Setup of run 1:
==> flow/design.v (excerpt) <==
module arbiter_puf #(parameter challenge_size = 8, response_width = 24)
					(input logic [challenge_size-1 : 0] challenge,
					input logic clk, reset,
					output logic [response_width-1 : 0] response);
make LEC_CHECK=0 CAP_MARGIN=20 CORE_MARGIN=2 CORE_UTILIZATION=70 CTS_CLUSTER_SIZE=19 PLACE_DENSITY_LB_ADDON=0.01 SETUP_SLACK_MARGIN=0.88 SLEW_MARGIN=20 finish   # period 3.45 ns
run.sh (not shown) runs the stock make flow with config.mk's settings and CLKGATE_MAP_FILE=.
Run 1 | status: complete | timing, DRC, antenna: pass
Changes in run 2 relative to run 1:
Settings: a change of CORE_UTILIZATION from 70 to 72; a change of SETUP_SLACK_MARGIN from 0.88 to 0.62; a change of the clock period (ns, I/O delays scaled along) from 3.45 to 2.15.
==> comparison <==
Run 1 | stages: all done | timing, DRC, antenna: all pass
Every stage of the flow completed for run 2, and the final layout passed the timing, design-rule and antenna checks.
| total global routing track utilization | higher: run 2 |
Changes observed in run 2 relative to run 1: detailed-route vias per instance moved up; final-stage net count moved up; buffer count excluding the clock tree in the final layout moved up; overall via count from detail_route moved up; area fraction of clock buffers and clock inverters level.
Edits applied to the flow inputs when going from run 2 to run 3:
Settings: setting GPL_ROUTABILITY_DRIVEN to 0 for the first time; changing SETUP_SLACK_MARGIN from 0.62 to 0.63; setting HOLD_SLACK_MARGIN to 0.29 for the first time; setting ABC_AREA to 1 for the first time; setting CTS_CLUSTER_DIAMETER to 227 for the first time; changing CTS_CLUSTER_SIZE from 19 to 15; changing SLEW_MARGIN from 20 to 40.
--- outcome ---
Of the two values seen for source of the critical timing path, response[14] was produced by run 3 and response[0] by run 2.
Going from run 2 to run 3, combinational power grew by more than half.
Changes observed in run 3 relative to run 2: clock-cell share of area fell by 2.4 points; achievable clock frequency rose about 1.1%; relative max-transition margin increased 1.7 points; post-route total power fell by 12%; switching part of the total power increased 0.74 points.
Post-synth area from yosys stat: run 2 vs run 3, no meaningful difference
Share of the clock period used by the worst path after layout was lower in run 3 than in run 2.
Relative to run 3, the following input files were edited for run 4:
Settings: a deleted ABC_AREA that had been 1; a change of CTS_CLUSTER_SIZE from 15 to 57; a change of SETUP_SLACK_MARGIN from 0.63 to 0.62; a deleted GPL_ROUTABILITY_DRIVEN that had been 0; a deleted CTS_CLUSTER_DIAMETER that had been 227; a change of SLEW_MARGIN from 40 to 20; a change of PLACE_DENSITY_LB_ADDON from 0.01 to 0.0; an added CORE_ASPECT_RATIO of 0.72.
[summary]
- Diff run 3 and run 4: core occupancy in the finished layout lower in run 3
- Run 4 and run 3 ended up with roughly the same detailed-route wire length.
- Compared with run 3, in run 4 detailed-routed wire length on met3 now sits higher; power after layout +10%; cell area higher.
- The final cycle utilization of the critical path on run 4 is in line with that on run 3.
--- input diff run 4..run 5 ---
Settings: CORE_ASPECT_RATIO no longer set, was 0.72; CTS_CLUSTER_SIZE now 19, was 57; HOLD_SLACK_MARGIN no longer set, was 0.29; CTS_CLUSTER_DIAMETER now 359, previously not set.
## What came out
Summary of run 5 over run 4: logic depth of the worst setup path including buffers went down, fraction of power consumed by the clock network went down, wire length of the first global-routing pass went down, count of antenna-violating nets left after detailed routing did not really move, routing usage on met2 went up. Run 5 vs run 4 on multi-input combinational area share: run 5 is the higher one. Per the comparison of run 5 with run 4, length of the first detailed-routing pass in iterations now larger, maximum number of pins on one net before global-route repair now smaller, relative area of clock buffers and inverters in the final design now smaller, routed wire length now smaller.


red:
arbiter_puf again, from the RTL that the note above started with.
export LEC_CHECK = 0
export ABC_AREA = 1
export CAP_MARGIN = 20
export CELL_PAD_IN_SITES_DETAIL_PLACEMENT = 1
export CELL_PAD_IN_SITES_GLOBAL_PLACEMENT = 1
export CORE_MARGIN = 6
export CORE_UTILIZATION = 59
export CTS_CLUSTER_DIAMETER = 27
export CTS_CLUSTER_SIZE = 81
export GPL_ROUTABILITY_DRIVEN = 0
export GPL_TIMING_DRIVEN = 0
export SLEW_MARGIN = 0
export TNS_END_PERCENT = 30
create_clock -name core_clock -period 8.0 [get_ports {clk}]
red finished end to end and its layout was clean on timing, DRC and antenna.
Input changes introduced in blue (baseline for comparison: red):
==> flow/config.mk <==
export PLATFORM = sky130hd
export DESIGN_NAME = arbiter_puf
export DESIGN_NICKNAME = arbiter_puf
export VERILOG_FILES = /design/flow/design.v
export SDC_FILE = /design/flow/constraint.sdc
export NUM_CORES = 4
export LEC_CHECK = 0
export ABC_AREA = 1
export CAP_MARGIN = 20
export CORE_MARGIN = 2
export CORE_UTILIZATION = 72
export CTS_CLUSTER_DIAMETER = 227
export SLEW_MARGIN = 20
==> flow/constraint.sdc <==
create_clock -name core_clock -period 2.15 [get_ports {clk}]
set_input_delay 0.4300 -clock core_clock [delete_from_list [all_inputs] [get_ports {clk}]]
set_output_delay 0.4300 -clock core_clock [all_outputs]
set_load 0.01 [all_outputs]
Notes after the runs:
- red has higher final worst slack than blue.
- Register-to-register slack on blue is behind red.
- blue against red: fraction of the core area occupied by cells at floorplan grew by 13 points, global-route track usage on met3 shrank by 1.3 points, via count shrank by about 12%, transition time at the pin with the least slew margin shrank by 0.49 ns.
- red -> blue: core outline area decreased by more than 10%
- STATUS total detailed-routing wirelength: blue wins against red
- blue: share of power burned in the clock network lower than red
- Summary of the comparison: path length in cells of the critical path is lower in blue, relative to red.
- Compared with red, blue ends up with less cell area.
For green, these inputs were changed with respect to blue:
--- a/flow/config.mk
+++ b/flow/config.mk
@@ -8 +7,0 @@
-export ABC_AREA = 1
@@ -9,0 +9 @@
+export CORE_ASPECT_RATIO = 0.72
@@ -12,2 +12,5 @@
-export CTS_CLUSTER_DIAMETER = 227
-export SLEW_MARGIN = 20
+export CTS_CLUSTER_SIZE = 57
+export HOLD_SLACK_MARGIN = 0.29
+export PLACE_DENSITY_LB_ADDON = 0.05
+export SETUP_SLACK_MARGIN = 0.62
+export SLEW_MARGIN = 0
==> results <==
Comparing blue and green, power is higher on blue.
The summed standard-cell area reported by yosys of green and that of blue are within noise of each other.
Going from blue to green, post-synthesis cell count shrank by a few percent.
Worst setup path endpoint: response[20] -> blue, c0.c1.d0.q -> green
Changes in orange relative to green:
--- a/flow/config.mk
+++ b/flow/config.mk
@@ -8,2 +8,2 @@
-export CAP_MARGIN = 20
-export CORE_ASPECT_RATIO = 0.72
+export ABC_AREA = 1
+export CAP_MARGIN = 0
@@ -12 +12,3 @@
-export CTS_CLUSTER_SIZE = 57
+export CTS_CLUSTER_DIAMETER = 362
+export CTS_CLUSTER_SIZE = 15
+export GPL_ROUTABILITY_DRIVEN = 0
@@ -14,3 +16,3 @@
-export PLACE_DENSITY_LB_ADDON = 0.05
-export SETUP_SLACK_MARGIN = 0.62
-export SLEW_MARGIN = 0
+export PLACE_DENSITY_LB_ADDON = 0.01
+export SETUP_SLACK_MARGIN = 0.57
+export SLEW_MARGIN = 40
[summary]
- Changes observed in orange relative to green: clock network power share saw a decrease; via count of the routed design saw little to no change; count of nets after finishing saw an increase; post-layout utilization of the core saw a decrease; non-clock buffer count saw an increase.
- green and orange ended up with roughly the same synthesized area.
- Looking at orange and green, the chip area line of the yosys report is a wash.
- Run comparison: orange classification of the worst setup path register to output port; green classification of the worst setup path register to register


## juniper
arbiter_puf again, from the RTL that the note above started with.
Settings: LEC_CHECK=0, CAP_MARGIN=0, CORE_ASPECT_RATIO=0.71, CORE_MARGIN=2, CORE_UTILIZATION=72, CTS_CLUSTER_DIAMETER=359, CTS_CLUSTER_SIZE=19, PLACE_DENSITY_LB_ADDON=0.0, SETUP_SLACK_MARGIN=0.62, SLEW_MARGIN=20; clock period 2.15 ns.
juniper finished every stage and its layout cleared the timing, design-rule and antenna checks.
Input changes introduced in lagoon (baseline for comparison: juniper):
- ABC_AREA: unset -> 1
- GPL_ROUTABILITY_DRIVEN: unset -> 0
- PLACE_DENSITY_LB_ADDON: 0.0 -> 0.01
- SETUP_SLACK_MARGIN: 0.62 -> 0.63
- CORE_ASPECT_RATIO: 0.71 -> unset
- CAP_MARGIN: 0 -> 20
- CTS_CLUSTER_SIZE: 19 -> unset
- CTS_CLUSTER_DIAMETER: 359 -> 227
Notes after the runs:
Compared with juniper, in lagoon fraction of cell area in non-clock buffers went up by 0.18 points, fraction of met3 tracks used by global routing up 0.22 points, clock tree cell share of total cell area has increased.
Edits applied to the flow inputs when going from lagoon to ember:
- SLEW_MARGIN: 20 -> 40
- MIN_ROUTING_LAYER: unset -> met1
- GPL_ROUTABILITY_DRIVEN: 0 -> unset
- MAX_ROUTING_LAYER: unset -> met5
- CAP_MARGIN: 20 -> 15
- CELL_PAD_IN_SITES_DETAIL_PLACEMENT: unset -> 0
- CTS_CLUSTER_SIZE: unset -> 70
- GPL_TIMING_DRIVEN: unset -> 1
- PLACE_DENSITY_LB_ADDON: 0.01 -> 0.0
- CTS_CLUSTER_DIAMETER: 227 -> unset
- ABC_AREA: 1 -> unset
- CELL_PAD_IN_SITES_GLOBAL_PLACEMENT: unset -> 0
==> comparison <==
- Number of nets in the layout (higher): lagoon
- Diff ember and lagoon: maximum single-stage delay on the critical path higher in ember
- Going from lagoon to ember, initial antenna violation count picked up an extra 1; area after synthesis stayed essentially flat.
- Reported for ember and lagoon, count of inserted tapcells turned out identical to the last digit.
- The via count reported for ember is lower than the one for lagoon.
- [ember vs lagoon] data arrival time of the critical path: higher in ember
- ember ends up with a reported leakage power that is 0.75 nW lower than in lagoon.
- ember and lagoon ended up with roughly the same clock transition at the registers of the reported paths.
- | wire length on met2 | ember vs lagoon | 1800 microns higher |
For amber, these inputs were changed with respect to ember:
- a deleted CELL_PAD_IN_SITES_DETAIL_PLACEMENT that had been 0
- a change of SLEW_MARGIN from 40 to 20
- an added HOLD_SLACK_MARGIN of 0.29
- an added CORE_ASPECT_RATIO of 0.72
- a change of CAP_MARGIN from 15 to 0
- a deleted MAX_ROUTING_LAYER that had been met5
- a change of SETUP_SLACK_MARGIN from 0.63 to 0.62
- a change of CTS_CLUSTER_SIZE from 70 to 57
- a deleted CELL_PAD_IN_SITES_GLOBAL_PLACEMENT that had been 0
- a deleted MIN_ROUTING_LAYER that had been met1
- a deleted GPL_TIMING_DRIVEN that had been 1
--- outcome ---
Side by side, setup slack turned out higher in amber than in ember.
Non-clock buffer count ends up higher on ember.
In the flow results for amber and ember, the layout overhead on the synthesized area is larger on ember.
Against ember, amber comes in 4.7 points higher on met1 demand-to-capacity share in global routing.
The lower relative area of clock buffers and inverters in the final design came out of amber.
Power is estimated from default activity; no workload was simulated.
